==> inputs of zinc <==
==> flow/design.v <==
module alu(rs1,rs2,alu_control,funct3,funct7,zero,alu_out);
input [31:0] rs1;
input [31:0] rs2;
input [3:0] alu_control;
input [2:0] funct3;
input [6:0] funct7;
output reg zero;             
output reg[31:0] alu_out;
always @(*)begin
	alu_out=0;
	zero=0;
	case(alu_control)
		4'b0000:begin 
			case(funct3)
				0:begin
					if(funct7==7'b0000000)begin 
						alu_out=rs1+rs2;
					end
					else begin 
						alu_out=rs1-rs2;
					end
				end
				1:begin
					alu_out=rs1<<rs2[4:0];
				end
				2:begin
					alu_out=($signed(rs1) < $signed(rs2))?1:0;
				end
				3:begin
					alu_out=(rs1<rs2)?1:0;
				end
				4:begin
					alu_out=rs1^rs2;
				end
				5:begin
					if(funct7==7'b0000000)begin
						alu_out=rs1>>rs2[4:0];
					end
					else begin
						alu_out=$signed(rs1)>>>rs2[4:0];
					end
				end
				6:begin
					alu_out=rs1|rs2;
				end
				default:begin
					alu_out=rs1&rs2;
				end
			endcase
		end
		4'b0001:begin 
			alu_out=rs1+rs2;
		end
		4'b0010:begin 
			case(funct3)
				0:begin
					alu_out=rs1+rs2;
				end
				1:begin
					alu_out=rs1<<rs2[4:0];
				end
				2:begin
					alu_out=($signed(rs1)<$signed(rs2))?1:0;
				end
				3:begin
					alu_out=(rs1<rs2)?1:0;
				end
				4:begin
					alu_out=rs1^rs2;
				end
				5:begin
					if(rs2[11:5]==7'b0000000)begin
						alu_out=rs1>>rs2[4:0];
					end
					else begin
						alu_out=$signed(rs1)>>>rs2[4:0];
					end
				end
				6:begin
					alu_out=rs1|rs2;
				end
				default:begin
					alu_out=rs1&rs2;
				end
			endcase
		end
		4'b0011:begin 
			alu_out=rs1+rs2;
		end
		4'b0100:begin 
			case(funct3)
				0:zero=(rs1==rs2);
				1:zero=(rs1!=rs2);
				4:zero=($signed(rs1)<$signed(rs2));
				5:zero=($signed(rs1)>=$signed(rs2));
				6:zero=(rs1<rs2);
				7:zero=(rs1>=rs2);
				default:zero=0;
			endcase
		end
		4'b0101:begin 
			alu_out=rs2;
		end
		4'b0110:begin 
			alu_out=rs1+rs2;
		end
		default:begin
			alu_out=0;
			zero=0;
		end
	endcase
end
endmodule
module decoder(instr_out,control_signal);
input [31:0] instr_out;
output reg [13:0] control_signal;
always @(*) begin
case (instr_out[6:0])
	7'b0110011:begin 
		control_signal=14'b0000_1100_00_0001;
		end
	7'b0000011:begin 
		control_signal=14'b0001_1110_00_1000;
		end
	7'b0010011:begin 
		control_signal=14'b0010_1100_00_1001;
		end
	7'b0100011:begin 
		control_signal=14'b0011_0101_00_1000;
		end
	7'b1100011:begin 
		control_signal=14'b0100_0100_11_0000;
		end
	7'b0110111:begin 
		control_signal=14'b0101_1111_00_1111;
		end
	7'b1100111:begin 
		control_signal=14'b0110_1011_10_1011;
		end
	7'b0010111:begin 
		control_signal=14'b0111_1100_00_0111;
		end
	7'b1101111:begin 
		control_signal=14'b1000_1000_01_0011;
		end
	default:
		control_signal=14'b0000_0000_00_0000;
endcase
end
endmodule
module immgen(instr,imm);
input [31:0] instr;
output reg [31:0]imm;
always@(*)begin
	case(instr[6:0])
		7'b0000011,7'b0010011,7'b1100111:begin           
			if(instr[31]==1)begin 
				imm={{20{1'b1}},instr[31:20]};
			end
			else begin
				imm={{20{1'b0}},instr[31:20]};
			end
		end
		7'b0100011:begin 
			if(instr[31]==1)begin
				imm = {{20{1'b1}} , instr[31:25] , instr[11:7]};
			end
			else begin
				imm = {{20{1'b0}} , instr[31:25] , instr[11:7]};
			end
		end
		7'b1100011:begin  
			if(instr[31]==1)begin
				imm = {{19{1'b1}} , instr[31] , instr[7] , instr[30:25] , instr[11:8],1'b0};
			end
			else begin
				imm = {{19{1'b0}} , instr[31] , instr[7] , instr[30:25] , instr[11:8],1'b0};
			end
		end
		7'b0010111,7'b0110111:begin 
			imm={instr[31:12],{12{1'b0}}};
		end
		7'b1101111:begin 
			if(instr[31]==1)begin
				imm = {{11{1'b1}} , instr[31] , instr[19:12] , instr[20] , instr[30:21] , 1'b0};
			end
			else begin
				imm = {{11{1'b0}} , instr[31] , instr[19:12] , instr[20] , instr[30:21] , 1'b0};
			end
		end
		default:begin
			imm=0;
		end
	endcase
end
endmodule
module regfile(clk,rs1_addr,rs2_addr,rd_addr,reg_wrt,rd_data,rs1_data,rs2_data);
input clk;
input [4:0] rs1_addr;
input [4:0] rs2_addr;
input [4:0] rd_addr;
input reg_wrt;
input [31:0] rd_data;
output reg[31:0] rs1_data;
output reg[31:0] rs2_data;
reg [31:0] r [1:31];
always@(posedge clk) begin
	rs1_data <= (rs1_addr == 5'd0) ? 32'd0 : r[rs1_addr];
	rs2_data <= (rs2_addr == 5'd0) ? 32'd0 : r[rs2_addr];
	if(reg_wrt && rd_addr != 5'd0)
		r[rd_addr] <= rd_data;
end
endmodule
module CPU(
    input             clk,
    input             rst,
    input      [31:0] data_out,
    input      [31:0] instr_out,
    output reg        instr_read,
    output reg        data_read,
    output reg [31:0] instr_addr,
    output reg [31:0] data_addr,
    output reg [3:0]  data_write,
    output reg [31:0] data_in
);
localparam S_IF  = 2'd0;
localparam S_ID  = 2'd1;
localparam S_EX  = 2'd2;
localparam S_MEM = 2'd3;
reg  [1:0]  state;
reg  [31:0] pc;
reg  [31:0] ir;
reg  [1:0]  ld_off;
wire [13:0] signal;
wire [31:0] rs1_data;
wire [31:0] rs2_data;
wire [31:0] imm;
wire [31:0] src2;
wire        zero;
wire [31:0] alu_out;
wire [31:0] pc_plus_imm;
wire [31:0] pc_plus4;
reg  [31:0] rd_data;
reg         reg_wrt;
reg  [31:0] next_pc;
reg  [31:0] ld_data;
wire [6:0] opcode = ir[6:0];
wire [2:0] funct3 = ir[14:12];
wire is_load   = (opcode == 7'b0000011);
wire is_store  = (opcode == 7'b0100011);
wire is_branch = (opcode == 7'b1100011);
wire is_jal    = (opcode == 7'b1101111);
wire is_jalr   = (opcode == 7'b1100111);
wire is_auipc  = (opcode == 7'b0010111);
decoder decoder(
.instr_out(ir),
.control_signal(signal)
);
regfile regfile(
.clk(clk),
.rs1_addr(instr_out[19:15]),
.rs2_addr(instr_out[24:20]),
.rd_addr(ir[11:7]),
.reg_wrt(reg_wrt),
.rd_data(rd_data),
.rs1_data(rs1_data),
.rs2_data(rs2_data)
);
immgen immgen(
.instr(ir),
.imm(imm)
);
assign pc_plus4    = pc + 32'd4;
assign pc_plus_imm = pc + imm;
assign src2 = signal[3] ? imm : rs2_data;
alu alu(
.rs1(rs1_data),
.rs2(src2),
.alu_control(signal[13:10]),
.funct3(funct3),
.funct7(ir[31:25]),
.zero(zero),
.alu_out(alu_out)
);
always @(*) begin
	case (funct3)
		3'b000: begin
			case (ld_off)
				2'd0: ld_data = {{24{data_out[7]}},  data_out[7:0]};
				2'd1: ld_data = {{24{data_out[15]}}, data_out[15:8]};
				2'd2: ld_data = {{24{data_out[23]}}, data_out[23:16]};
				default: ld_data = {{24{data_out[31]}}, data_out[31:24]};
			endcase
		end
		3'b001: ld_data = ld_off[1] ? {{16{data_out[31]}}, data_out[31:16]}
		                            : {{16{data_out[15]}}, data_out[15:0]};
		3'b100: begin
			case (ld_off)
				2'd0: ld_data = {24'd0, data_out[7:0]};
				2'd1: ld_data = {24'd0, data_out[15:8]};
				2'd2: ld_data = {24'd0, data_out[23:16]};
				default: ld_data = {24'd0, data_out[31:24]};
			endcase
		end
		3'b101: ld_data = ld_off[1] ? {16'd0, data_out[31:16]} : {16'd0, data_out[15:0]};
		default: ld_data = data_out;
	endcase
end
always @(*) begin
	if ((is_branch && zero) || is_jal)
		next_pc = pc_plus_imm;
	else if (is_jalr)
		next_pc = {alu_out[31:1], 1'b0};
	else
		next_pc = pc_plus4;
end
always @(*) begin
	reg_wrt = 1'b0;
	rd_data = alu_out;
	if (state == S_MEM) begin
		reg_wrt = 1'b1;
		rd_data = ld_data;
	end else if (state == S_EX && !is_load) begin
		reg_wrt = signal[9];
		if (is_jal || is_jalr)
			rd_data = pc_plus4;
		else if (is_auipc)
			rd_data = pc_plus_imm;
	end
end
always @(*) begin
	instr_read = (state == S_IF);
	instr_addr = pc;
	data_addr  = alu_out;
	data_read  = (state == S_EX) && is_load;
	data_write = 4'b0000;
	data_in    = rs2_data;
	if (state == S_EX && is_store) begin
		case (funct3)
			3'b000: begin
				data_write = 4'b0001 << alu_out[1:0];
				data_in    = {4{rs2_data[7:0]}};
			end
			3'b001: begin
				data_write = alu_out[1] ? 4'b1100 : 4'b0011;
				data_in    = {2{rs2_data[15:0]}};
			end
			default: data_write = 4'b1111;
		endcase
	end
end
always @(posedge clk) begin
	if (rst) begin
		state <= S_IF;
		pc    <= 32'd0;
	end else begin
		case (state)
			S_IF: state <= S_ID;
			S_ID: begin
				ir    <= instr_out;
				state <= S_EX;
			end
			S_EX: begin
				ld_off <= alu_out[1:0];
				if (is_load) begin
					state <= S_MEM;
				end else begin
					pc    <= next_pc;
					state <= S_IF;
				end
			end
			default: begin
				pc    <= pc_plus4;
				state <= S_IF;
			end
		endcase
	end
end
endmodule
==> flow/run.sh <==
#!/bin/bash
# the make line also repeats each setting of config.mk as NAME=value (left out here)
make -C /OpenROAD-flow-scripts/flow DESIGN_CONFIG=/design/flow/config.mk WORK_HOME=/design/flow/orfs CLKGATE_MAP_FILE= finish
==> flow/config.mk <==
export PLATFORM = sky130hd
export DESIGN_NAME = CPU
export DESIGN_NICKNAME = CPU
export VERILOG_FILES = /design/flow/design.v
export SDC_FILE = /design/flow/constraint.sdc
export NUM_CORES = 4
export LEC_CHECK = 0
export CAP_MARGIN = 20
export CELL_PAD_IN_SITES_GLOBAL_PLACEMENT = 1
export CORE_ASPECT_RATIO = 0.98
export CORE_MARGIN = 2
export CORE_UTILIZATION = 45
export CTS_CLUSTER_SIZE = 99
export HOLD_SLACK_MARGIN = 0.02
export PLACE_DENSITY_LB_ADDON = 0.11
export SLEW_MARGIN = 35
export TNS_END_PERCENT = 55
==> flow/constraint.sdc <==
create_clock -name core_clock -period 13.9 [get_ports {clk}]
set_input_delay 2.7800 -clock core_clock [delete_from_list [all_inputs] [get_ports {clk}]]
set_output_delay 2.7800 -clock core_clock [all_outputs]
set_load 0.01 [all_outputs]
==> pepper (differences from zinc) <==
Settings changed: CELL_PAD_IN_SITES_GLOBAL_PLACEMENT 1 to 3, CORE_ASPECT_RATIO 0.98 to unset, CORE_UTILIZATION 45 to 40, CTS_CLUSTER_SIZE 99 to unset, HOLD_SLACK_MARGIN 0.02 to unset, MAX_ROUTING_LAYER set to met4, MIN_ROUTING_LAYER set to met1, PLACE_DENSITY set to 0.41, PLACE_DENSITY_LB_ADDON 0.11 to unset, SETUP_SLACK_MARGIN set to 0.11, SLEW_MARGIN 35 to 20, TNS_END_PERCENT 55 to unset.
==> flow/constraint.sdc (replaced) <==
create_clock -name core_clock -period 15.0 [get_ports {clk}]
set_input_delay 3.0000 -clock core_clock [delete_from_list [all_inputs] [get_ports {clk}]]
set_output_delay 3.0000 -clock core_clock [all_outputs]
set_load 0.01 [all_outputs]
==> violet (differences from zinc) <==
Settings changed: CELL_PAD_IN_SITES_GLOBAL_PLACEMENT 1 to unset, CORE_ASPECT_RATIO 0.98 to unset, CORE_UTILIZATION 45 to 58, CTS_CLUSTER_SIZE 99 to unset, HOLD_SLACK_MARGIN 0.02 to unset, MAX_ROUTING_LAYER set to met4, PLACE_DENSITY_LB_ADDON 0.11 to unset, SLEW_MARGIN 35 to 20, TNS_END_PERCENT 55 to unset.
==> flow/constraint.sdc (replaced) <==
create_clock -name core_clock -period 6.4 [get_ports {clk}]
set_input_delay 1.2800 -clock core_clock [delete_from_list [all_inputs] [get_ports {clk}]]
set_output_delay 1.2800 -clock core_clock [all_outputs]
set_load 0.01 [all_outputs]
==> comparison <==
- violet failed in global routing (5_1_grt) on ODB-0269. pepper completed with no timing, DRC or antenna violations. zinc completed without violations.
- Of pepper and zinc, zinc has the higher clock power (gap 7.0%, measured against zinc).
- Between zinc and pepper, the lower count of clock-buffer cells in the layout is in pepper (gap 14).
- Combinational power: zinc is higher than pepper (about 7%).
- Between zinc and pepper, the lower utilization is in pepper (gap 5.6 points).
- Of zinc and violet, zinc has the higher die area (gap about 30%, measured against violet).
- In zinc the via count is higher than in pepper, by 2.2%.
- In area after synthesis, zinc and violet do not differ.
- Against zinc, the first-iteration DRC count of pepper is smaller by 17%.
- Between zinc and pepper, the lower clock skew is in zinc (gap 0.025 ns).
- In flip-flop count, zinc and pepper do not differ.
==> figures <==
| quantity | pepper | zinc | violet |
|---|---|---|---|
| Count of fill cells added during filler insertion | 15400 | 12900 | - |
| Cell-internal power | 5.94 mW | 6.42 mW | - |
| Largest cell class by area | sequential cells | sequential cells | - |
| Weighted congestion reported at the end of routability-driven placement | 1.03 | 1.06 | 1.14 |
| Setup Crit Path Kind | flip-flop to output port | flip-flop to output port | - |
| Clock group share of total power | 0.347 | 0.347 | - |
| Layout overhead on the synthesized area | 13.2% | 13.0% | - |
| Number of hold-slack violations in the final timing report | 0 | 0 | - |
| Maximum resistive drop on vdd | 0.118 mV | 0.118 mV | - |
| Start point of the worst hold path | state[0] | state[0] | - |
| Clock-pin slew on the worst setup and hold paths | 0.07 ns | 0.06 ns | - |
| Power after layout | 8.75 mW | 9.43 mW | - |
| Comb area share | 0.428 | 0.430 | - |
| Number of inserted diodes | 15 | 5 | - |
| Least setup slack across all paths after layout | 3.57 ns | 2.82 ns | - |
| Buffers excl. clock | 375 | 378 | - |
| Result of the run | no timing/DRC/antenna violations | no timing/DRC/antenna violations | did not finish |
| Stage where the flow stopped | - | - | global routing (5_1_grt) |
| Hold Worst Slack | 0.540 ns | 0.543 ns | - |
| Bufs and invs on worst path | 4 | 4 | - |
| Detail-routed net length per standard cell | 41.3 um | 41.5 um | - |
| CP peak stage delay | 0.82 ns | 0.77 ns | - |
| Die width | 414 um | 394 um | 344 um |


==> inputs of build 29 <==
Starts from the design.v that is shown in full above.
Settings: LEC_CHECK=0, CAP_MARGIN=20, CORE_MARGIN=2, CORE_UTILIZATION=53, SLEW_MARGIN=20; clock period 6.44 ns.
run.sh (not shown) runs the stock make flow with config.mk's settings and CLKGATE_MAP_FILE=.
==> trial 66 (differences from build 29) <==
- CELL_PAD_IN_SITES_GLOBAL_PLACEMENT: unset -> 0
- CORE_UTILIZATION: 53 -> 72
- CTS_CLUSTER_SIZE: unset -> 14
- PLACE_DENSITY_LB_ADDON: unset -> 0.02
- SETUP_SLACK_MARGIN: unset -> 3.95
==> flow/constraint.sdc (replaced) <==
create_clock -name core_clock -period 13.9 [get_ports {clk}]
set_input_delay 2.7800 -clock core_clock [delete_from_list [all_inputs] [get_ports {clk}]]
set_output_delay 2.7800 -clock core_clock [all_outputs]
set_load 0.01 [all_outputs]
==> comparison <==
Trial 66 stopped in global routing (5_1_grt). Build 29 finished but fails on negative setup slack.
Synthesized cell count is the same in build 29 and trial 66.
Die size: trial 66 is smaller than build 29 (26%).
Area after synthesis is the same in trial 66 and build 29.
==> figures <==
	trial 66	build 29
Area enclosed by the die boundary	0.0959 mm^2	0.130 mm^2
Outcome	aborted with a tool error	failed layout checks
Failing step	global routing (5_1_grt)	-
Layout check failures	-	negative setup slack
Clock buffer count from CTS	107	112
Area after DPL	0.0705 mm^2	0.0764 mm^2
Vertical die dimension	310 um	360 um
Worst slack after detailed placement	3.65 ns	-0.452 ns
Die width	310 um	360 um
# resized after CTS	48	458
Post-detailed-placement half-perimeter wirelength	216 mm	213 mm
Fraction of the core area occupied by cells at floorplan	72.4%	53.5%
Post-CTS Setup Inserts	23	108
Floorplan Core Area	0.0929 mm^2	0.126 mm^2
Weighted congestion reported at the end of routability-driven placement	1.27	1.11
Power and IR drop assume default switching activity.
